==> flow/design.v (excerpt) <==
module abcd_output
(
	input clk,						 
	input rstn,
	input rx_pin_in,
	output ch_a_output, ch_b_output, ch_c_output, ch_d_output
);
Size in the first run: roughly 12000 cells after synthesis, ~370 flip-flops, roughly 76000 sq um of cells after synthesis.
make LEC_CHECK=0 ABC_AREA=1 CAP_MARGIN=30 CORE_ASPECT_RATIO=0.77 CORE_MARGIN=2 CORE_UTILIZATION=70 CTS_CLUSTER_DIAMETER=75 PLACE_DENSITY=0.61 SETUP_SLACK_MARGIN=-2.0 SLEW_MARGIN=25 finish   # period 70.8 ns
run.sh (not shown) runs the stock make flow with config.mk's settings and CLKGATE_MAP_FILE=.
The starting point finished with timing, DRC and antenna clean.
Next try:
Settings changed: CAP_MARGIN 30 to 5, CORE_ASPECT_RATIO 0.77 to not set, CTS_CLUSTER_DIAMETER 75 to 205, CTS_CLUSTER_SIZE set to 99, PLACE_DENSITY 0.61 to not set, SETUP_SLACK_MARGIN -2.0 to not set, SLEW_MARGIN 25 to 20.
Clock period 70.8 ns to 57.6 ns, I/O delays scaled along.
Effect: Now the flow did not get past global routing (5_1_grt) with GRT-0232. Synthesized cell count is unchanged. Die area hardly moves. Area after synthesis stays the same.
Next try:
Settings changed: ABC_AREA 1 to not set, CAP_MARGIN 5 to 20, CORE_UTILIZATION 70 to 68, CTS_CLUSTER_DIAMETER 205 to not set, CTS_CLUSTER_SIZE 99 to not set.
Clock period 57.6 ns to 77.2 ns, I/O delays scaled along.
What happened: The changed run reached the layout checks and failed them: max-capacitance violations, max-slew violations, negative setup slack. Area after synthesis is lower by 2.8%. Synthesized cell count is lower by 15%. Die size stays flat.
Next try:
Settings changed: CORE_UTILIZATION 68 to 71, CTS_CLUSTER_SIZE set to 36.
Clock period 77.2 ns to 104.0 ns, I/O delays scaled along.
This time the run completed without violations.
Setup slack improved by 8.1 ns.
Synthesized cell count stays the same.
Final cell count came out lower by a little under a tenth.
Via count goes down by a little under a tenth.
Synthesized area is unchanged.


Setup of quartz:
Starting RTL as in the previous note.
clock: 118.0 ns
lec_check: 0
cap_margin: 10
cell_pad_in_sites_detail_placement: 2
cell_pad_in_sites_global_placement: 2
core_aspect_ratio: 1.12
core_margin: 10
core_utilization: 42
cts_cluster_diameter: 321
hold_slack_margin: 0.27
max_routing_layer: met4
min_routing_layer: met2
setup_slack_margin: 5.0
slew_margin: 5
tns_end_percent: 5
quartz: GRT-0116 in 5_1_grt -> run aborted
Changes in sierra relative to quartz:
- SLEW_MARGIN changed from 5 to 20
- PLACE_DENSITY_LB_ADDON newly set to 0.12
- CORE_MARGIN changed from 10 to 2
- GPL_ROUTABILITY_DRIVEN newly set to 1
- CORE_ASPECT_RATIO removed (was 1.12)
- CAP_MARGIN changed from 10 to 5
- CELL_PAD_IN_SITES_DETAIL_PLACEMENT changed from 2 to 1
- HOLD_SLACK_MARGIN changed from 0.27 to 0.17
- TNS_END_PERCENT removed (was 5)
- ABC_AREA newly set to 1
- CORE_UTILIZATION changed from 42 to 24
- CTS_CLUSTER_DIAMETER removed (was 321)
- the clock period (ns, I/O delays scaled along) changed from 118.0 to 172.0
Findings:
The final layout from sierra, which completed every stage, passed the timing, design-rule and antenna checks at the end of the flow.
quartz failed in 5_1_grt with GRT-0116.
From quartz to sierra, number of enable flip-flop cells did not move at all.
Relative to quartz, the simple-gate share of the synthesized area of sierra is higher by 8.0 points.
Area share of fa/ha/maj cells after synthesis (sierra over quartz): decrease, 0.52 points
Between sierra and quartz, the mux cell area share after synthesis is higher for quartz.
Post-DP HPWL in sierra is about 2% below quartz.
Area after synthesis is lower on quartz
The following lists how cedar was set up differently from sierra:
- clearing SETUP_SLACK_MARGIN, which used to be 5.0
- swapping 5 for 20 in CAP_MARGIN
- clearing GPL_ROUTABILITY_DRIVEN, which used to be 1
- clearing MIN_ROUTING_LAYER, which used to be met2
- clearing CELL_PAD_IN_SITES_DETAIL_PLACEMENT, which used to be 1
- clearing ABC_AREA, which used to be 1
- clearing HOLD_SLACK_MARGIN, which used to be 0.17
- clearing PLACE_DENSITY_LB_ADDON, which used to be 0.12
- clearing MAX_ROUTING_LAYER, which used to be met4
- clearing CELL_PAD_IN_SITES_GLOBAL_PLACEMENT, which used to be 2
- swapping 24 for 44 in CORE_UTILIZATION
- swapping 172.0 for 104.0 in the clock period (ns, I/O delays scaled along)
- Fraction of synthesized area in multiplexers in cedar is 4.8 points higher than in sierra
- Looking at design area, cedar sits 4.8% below sierra.
- Summary of the comparison: via count is lower in cedar, relative to sierra.
- cedar vs. sierra: violation count after the first detailed-route iteration went down by 4,894.
- Compared to sierra, cedar has shortest period the worst path allows 5.71 ns higher.
- In cedar the net count of the mapped netlist turned out about 14% lower than in sierra.
- Comparing sierra with cedar, the sum of negative setup slack came out essentially unchanged.
- Compared with sierra, cedar shows synthesized area lower by 0.0022 sq mm.
Changes in ember relative to cedar:
- CORE_UTILIZATION now 16, was 44
- the clock period (ns, I/O delays scaled along) now 167.0, was 104.0
- Min non-clock buffer count across cedar and ember: ember
- Measured against each other, cedar and ember differ in final cell count, the higher figure coming from ember.
- Summary — hold slack, ember relative to cedar: lower, by 0.028 ns.
- Between cedar and ember, the number of multi-input combinational cells in the layout does not differ in any meaningful way.
- NOTE number of clock buffers in the layout cedar->ember decreased by a little under 10%
- | met3 track demand over resource | higher: cedar |
- The final layouts of cedar and ember pass the timing, design-rule and antenna checks.
- From cedar to ember, synthesis area per yosys did not move at all.
- Diff cedar -> ember: share of the final layout cell area in multi-input gates -4.6 points.
- Row tapcell count: ember higher / cedar lower


abcd_output again, from the RTL that the note above started with.
Settings: LEC_CHECK=0, CAP_MARGIN=10, CELL_PAD_IN_SITES_DETAIL_PLACEMENT=2, CELL_PAD_IN_SITES_GLOBAL_PLACEMENT=2, CORE_MARGIN=10, CORE_UTILIZATION=25, CTS_CLUSTER_DIAMETER=321, MIN_ROUTING_LAYER=met2, SLEW_MARGIN=20, TNS_END_PERCENT=5; clock period 118.0 ns.
Next try:
Settings changed: CAP_MARGIN 10 to 20, CELL_PAD_IN_SITES_DETAIL_PLACEMENT 2 to not set, CELL_PAD_IN_SITES_GLOBAL_PLACEMENT 2 to not set, CORE_MARGIN 10 to 2, CORE_UTILIZATION 25 to 40, CTS_CLUSTER_DIAMETER 321 to not set, MIN_ROUTING_LAYER met2 to not set, TNS_END_PERCENT 5 to not set.
Clock period 118.0 ns to 104.0 ns, I/O delays scaled along.
Die size drops by well over a third.
Global-route usage drops by 4.8 points.
Count of clock-buffer cells in the layout drops by 3.
Wire length drops by a quarter to a third.
Fmax climbs by roughly a tenth.


Setup of job 2899:
Starting RTL as in the previous note.
Settings: LEC_CHECK=0, ABC_AREA=0, CAP_MARGIN=20, CELL_PAD_IN_SITES_DETAIL_PLACEMENT=2, CORE_ASPECT_RATIO=0.64, CORE_MARGIN=6, CORE_UTILIZATION=38, GPL_ROUTABILITY_DRIVEN=0, PLACE_DENSITY_LB_ADDON=0.1, SETUP_SLACK_MARGIN=-2.0, SLEW_MARGIN=40; clock period 177.0 ns.
> inputs changed (job 2899 -> job 6233)
# job 2899
export LEC_CHECK = 0
export ABC_AREA = 0
export CAP_MARGIN = 20
export CELL_PAD_IN_SITES_DETAIL_PLACEMENT = 2
export CORE_ASPECT_RATIO = 0.64
export CORE_MARGIN = 6
export CORE_UTILIZATION = 38
export GPL_ROUTABILITY_DRIVEN = 0
export PLACE_DENSITY_LB_ADDON = 0.1
export SETUP_SLACK_MARGIN = -2.0
export SLEW_MARGIN = 40
create_clock -name core_clock -period 177.0 [get_ports {clk}]
# job 6233
export LEC_CHECK = 0
export ABC_AREA = 1
export CAP_MARGIN = 20
export CORE_MARGIN = 2
export CORE_UTILIZATION = 70
export CTS_CLUSTER_DIAMETER = 205
export CTS_CLUSTER_SIZE = 43
export SLEW_MARGIN = 20
create_clock -name core_clock -period 57.6 [get_ports {clk}]
==> comparison <==
- Looking across job 6233 and job 2899, the single run that reached the end with no open violations was job 2899.
- Job 6233 | ERROR | global routing (5_1_grt)
- Max number of instances resized during post-cts repair across job 6233 and job 2899: job 6233
- Against job 2899, job 6233 reports a netlist area before placement that is higher.
- Chip area from the yosys synthesis statistics up about 3% in job 6233 wrt job 2899
- In the flow results for job 6233 and job 2899, the total clock buffers created by CTS is smaller on job 6233.
- Job 6233 reports a lower post-synthesis mux area share than job 2899 does.
#### Input delta (job 3504 over job 6233)
# job 6233
export LEC_CHECK = 0
export ABC_AREA = 1
export CAP_MARGIN = 20
export CORE_MARGIN = 2
export CORE_UTILIZATION = 70
export CTS_CLUSTER_DIAMETER = 205
export CTS_CLUSTER_SIZE = 43
export SLEW_MARGIN = 20
create_clock -name core_clock -period 57.6 [get_ports {clk}]
# job 3504
export LEC_CHECK = 0
export ABC_AREA = 1
export CAP_MARGIN = 20
export CORE_MARGIN = 2
export CORE_UTILIZATION = 70
export SLEW_MARGIN = 20
create_clock -name core_clock -period 68.7 [get_ports {clk}]
### Flow results
The layout from job 3504, despite a flow that completed every stage, fails the layout checks, with the failing checks listed as max-capacitance violations, max-slew violations. Job 6233 did not finish: a tool error stopped it during global routing (5_1_grt). Comparing job 6233 and job 3504, the higher post-cts resize count was measured on job 6233. As far as maximum number of buffers from clock root to sink goes, job 6233 and job 3504 are indistinguishable; the numbers are identical. Comparing job 6233 against job 3504, there is no change at all in synthesis area per yosys. As far as die boundary height goes, job 6233 and job 3504 are indistinguishable; the numbers are identical. Area of the core region: job 6233 vs job 3504 identical.
Input changes introduced in job 1065 (baseline for comparison: job 3504):
# job 3504
export LEC_CHECK = 0
export ABC_AREA = 1
export CAP_MARGIN = 20
export CORE_MARGIN = 2
export CORE_UTILIZATION = 70
export SLEW_MARGIN = 20
create_clock -name core_clock -period 68.7 [get_ports {clk}]
# job 1065
export LEC_CHECK = 0
export ABC_AREA = 1
export CAP_MARGIN = 5
export CORE_MARGIN = 2
export CORE_UTILIZATION = 72
export CTS_CLUSTER_SIZE = 99
export SLEW_MARGIN = 20
create_clock -name core_clock -period 57.6 [get_ports {clk}]
--- outcome ---
- Stage in which a tool error killed job 1065: global routing (5_1_grt).
- In job 1065 the total die size turned out 2.7% lower than in job 3504.
- Min width of the chip across job 3504 and job 1065: job 1065
- Taking job 3504 as the reference, in job 1065 total cell area at the placement stage went up by about 9%; count of input and output buffers was more or less identical; number of top-level pins was more or less identical.
- Comparing job 1065 against job 3504, there is no change at all in count of instantiated cells in the yosys netlist.
- Compared with job 3504, core box area in job 1065 decreased by a few percent.
- Synthesized-area fraction occupied by and/or/nand/nor cells came out exactly the same in job 3504 and job 1065.
Changes in job 6263 relative to job 1065:
# job 1065
export LEC_CHECK = 0
export ABC_AREA = 1
export CAP_MARGIN = 5
export CORE_MARGIN = 2
export CORE_UTILIZATION = 72
export CTS_CLUSTER_SIZE = 99
export SLEW_MARGIN = 20
create_clock -name core_clock -period 57.6 [get_ports {clk}]
# job 6263
export LEC_CHECK = 0
export ABC_AREA = 1
export CAP_MARGIN = 20
export CORE_MARGIN = 2
export CORE_UTILIZATION = 70
export CTS_CLUSTER_SIZE = 99
export SLEW_MARGIN = 20
create_clock -name core_clock -period 69.4 [get_ports {clk}]
Results
Nothing crashed in job 6263 and all stages finished; the problem is that the final layout failed, the offending checks being max-capacitance violations, max-slew violations. From job 1065 to job 6263, post-synthesis compound-gate area fraction did not move at all. Number of gates given a new drive strength after cts: job 6263 and job 1065 compared, higher one is job 1065. Total core area delta (job 6263 − job 1065): unfavourable. Going from job 1065 to job 6263, the area of the die was found to have gone up by about 2.8%.
The following lists how job 4276 was set up differently from job 6263:
# job 6263
export LEC_CHECK = 0
export ABC_AREA = 1
export CAP_MARGIN = 20
export CORE_MARGIN = 2
export CORE_UTILIZATION = 70
export CTS_CLUSTER_SIZE = 99
export SLEW_MARGIN = 20
create_clock -name core_clock -period 69.4 [get_ports {clk}]
# job 4276
export LEC_CHECK = 0
export ABC_AREA = 1
export CAP_MARGIN = 20
export CORE_MARGIN = 2
export CORE_UTILIZATION = 70
export CTS_CLUSTER_SIZE = 23
export HOLD_SLACK_MARGIN = -0.08
export SLEW_MARGIN = 20
create_clock -name core_clock -period 57.6 [get_ports {clk}]
- Job 4276 vs job 6263: final weighted congestion in routability-driven placement up slightly
- Comparing job 4276 against job 6263, there is no change at all in floorplan die area.
- Re maximum number of buffers from clock root to sink: no difference whatsoever between job 4276 and job 6263.
- In the summary table, job 4276 is marked failed, with error ODB-0269 raised in global routing (5_1_grt).


abcd_output again, from the RTL that the note above started with.
Settings: LEC_CHECK=0, ABC_AREA=1, CAP_MARGIN=15, CORE_ASPECT_RATIO=0.71, CORE_MARGIN=2, CORE_UTILIZATION=70, CTS_CLUSTER_DIAMETER=216, MAX_ROUTING_LAYER=met4, SETUP_SLACK_MARGIN=-2.0, SLEW_MARGIN=25; clock period 58.0 ns.
The first run ran to the end with violations: negative setup slack.
Next try:
==> flow/config.mk (replaced) <==
export PLATFORM = sky130hd
export DESIGN_NAME = abcd_output
export DESIGN_NICKNAME = abcd_output
export VERILOG_FILES = /design/flow/design.v
export SDC_FILE = /design/flow/constraint.sdc
export NUM_CORES = 4
export LEC_CHECK = 0
export ABC_AREA = 1
export CAP_MARGIN = 20
export CORE_MARGIN = 2
export CORE_UTILIZATION = 72
export SLEW_MARGIN = 20
==> flow/constraint.sdc (replaced) <==
create_clock -name core_clock -period 151.0 [get_ports {clk}]
set_input_delay 30.2000 -clock core_clock [delete_from_list [all_inputs] [get_ports {clk}]]
set_output_delay 30.2000 -clock core_clock [all_outputs]
set_load 0.01 [all_outputs]
Effect: With this change the flow finished with timing, DRC and antenna clean. Worst setup slack improved by 67000 ps. Hold slack barely changes. Cell area came out lower by about 14%. Die area is lower by 2.8%. Non-clock buffer count fell by 1045.
Next try:
--- a/flow/config.mk
+++ b/flow/config.mk
@@ -8 +7,0 @@
-export ABC_AREA = 1
@@ -11 +10 @@
-export CORE_UTILIZATION = 72
+export CORE_UTILIZATION = 19
- setup slack gets worse by 19000 ps
- final cell count grows by about 15%
- maximum frequency shrinks by 18%
- global-route usage shrinks by 30 points
- core utilization shrinks by 54 points
- clock skew shrinks by 25 ps
- worst hold slack gets worse by 4.5 ps
Next try:
--- a/flow/config.mk
+++ b/flow/config.mk
@@ -7,0 +8 @@
+export ABC_AREA = 1
@@ -10 +11,2 @@
-export CORE_UTILIZATION = 19
+export CORE_UTILIZATION = 68
+export SETUP_SLACK_MARGIN = -1.13
==> flow/constraint.sdc (replaced) <==
create_clock -name core_clock -period 68.1 [get_ports {clk}]
set_input_delay 13.6200 -clock core_clock [delete_from_list [all_inputs] [get_ports {clk}]]
set_output_delay 13.6200 -clock core_clock [all_outputs]
set_load 0.01 [all_outputs]
Final cell count decreases by 10%.
Setup slack loses 44000 ps.
Synthesized area climbs by 2.9%.
Via count came out higher by 12%.
Utilization climbs by 53 points.
Worst hold slack gains 4.7 ps.
Routed wire length barely changes.
Critical path depth goes up by 22.
Count of clock-buffer cells in the layout goes down by 8.


== exp/harbor ==
Starting RTL as in the previous note.
clock: 110.0 ns
lec_check: 0
cap_margin: 10
cell_pad_in_sites_global_placement: 3
core_margin: 2
core_utilization: 40
slew_margin: 20
exp/harbor went all the way through synthesis, placement and routing and the layout is clean on timing, DRC and antenna.
#### Input delta (exp/maple over exp/harbor)
Settings: a change of CAP_MARGIN from 10 to 5; a change of CELL_PAD_IN_SITES_GLOBAL_PLACEMENT from 3 to 2.
Results
- Compared exp/maple against exp/harbor; placement-stage cell area within noise.
- Relative to exp/harbor, number of buffers added by the clock tree synthesis step has gone up in exp/maple.
- | met2 track demand over resource | exp/maple vs exp/harbor | 1.1 points lower |
- exp/harbor → exp/maple: routed wire length went up about 3%, combined global-route utilization of all metal layers went up, area growth from synthesis to layout ~0 delta.
Here is what was changed in the inputs of exp/lagoon compared with exp/maple.
Settings: ABC_AREA: unset -> 1; CELL_PAD_IN_SITES_GLOBAL_PLACEMENT: 2 -> unset; CORE_UTILIZATION: 40 -> 70; MAX_ROUTING_LAYER: unset -> met4; the clock period (ns, I/O delays scaled along): 110.0 -> 58.5.
Results
- Although exp/lagoon finished all stages, its layout failed final checks on negative setup slack.
- The unique cell type count in the Yosys netlist in exp/lagoon is 0.71 times that in exp/maple.
- [compare] base=exp/maple new=exp/lagoon: TritonCTS buffer count went down 10%; final weighted congestion in routability-driven placement went up 0.15.
- Taking exp/lagoon as 1.0, exp/maple lands at 0.819 on final area.
- Non-clock buffer count in exp/lagoon vs exp/maple: up 1003
- Re mean cell area of the mapped netlist: exp/maple and exp/lagoon aren't equal, and the lower value belongs to exp/lagoon.
- Changes observed in exp/lagoon relative to exp/maple: Yosys chip area +2.9%; critical path depth has increased.
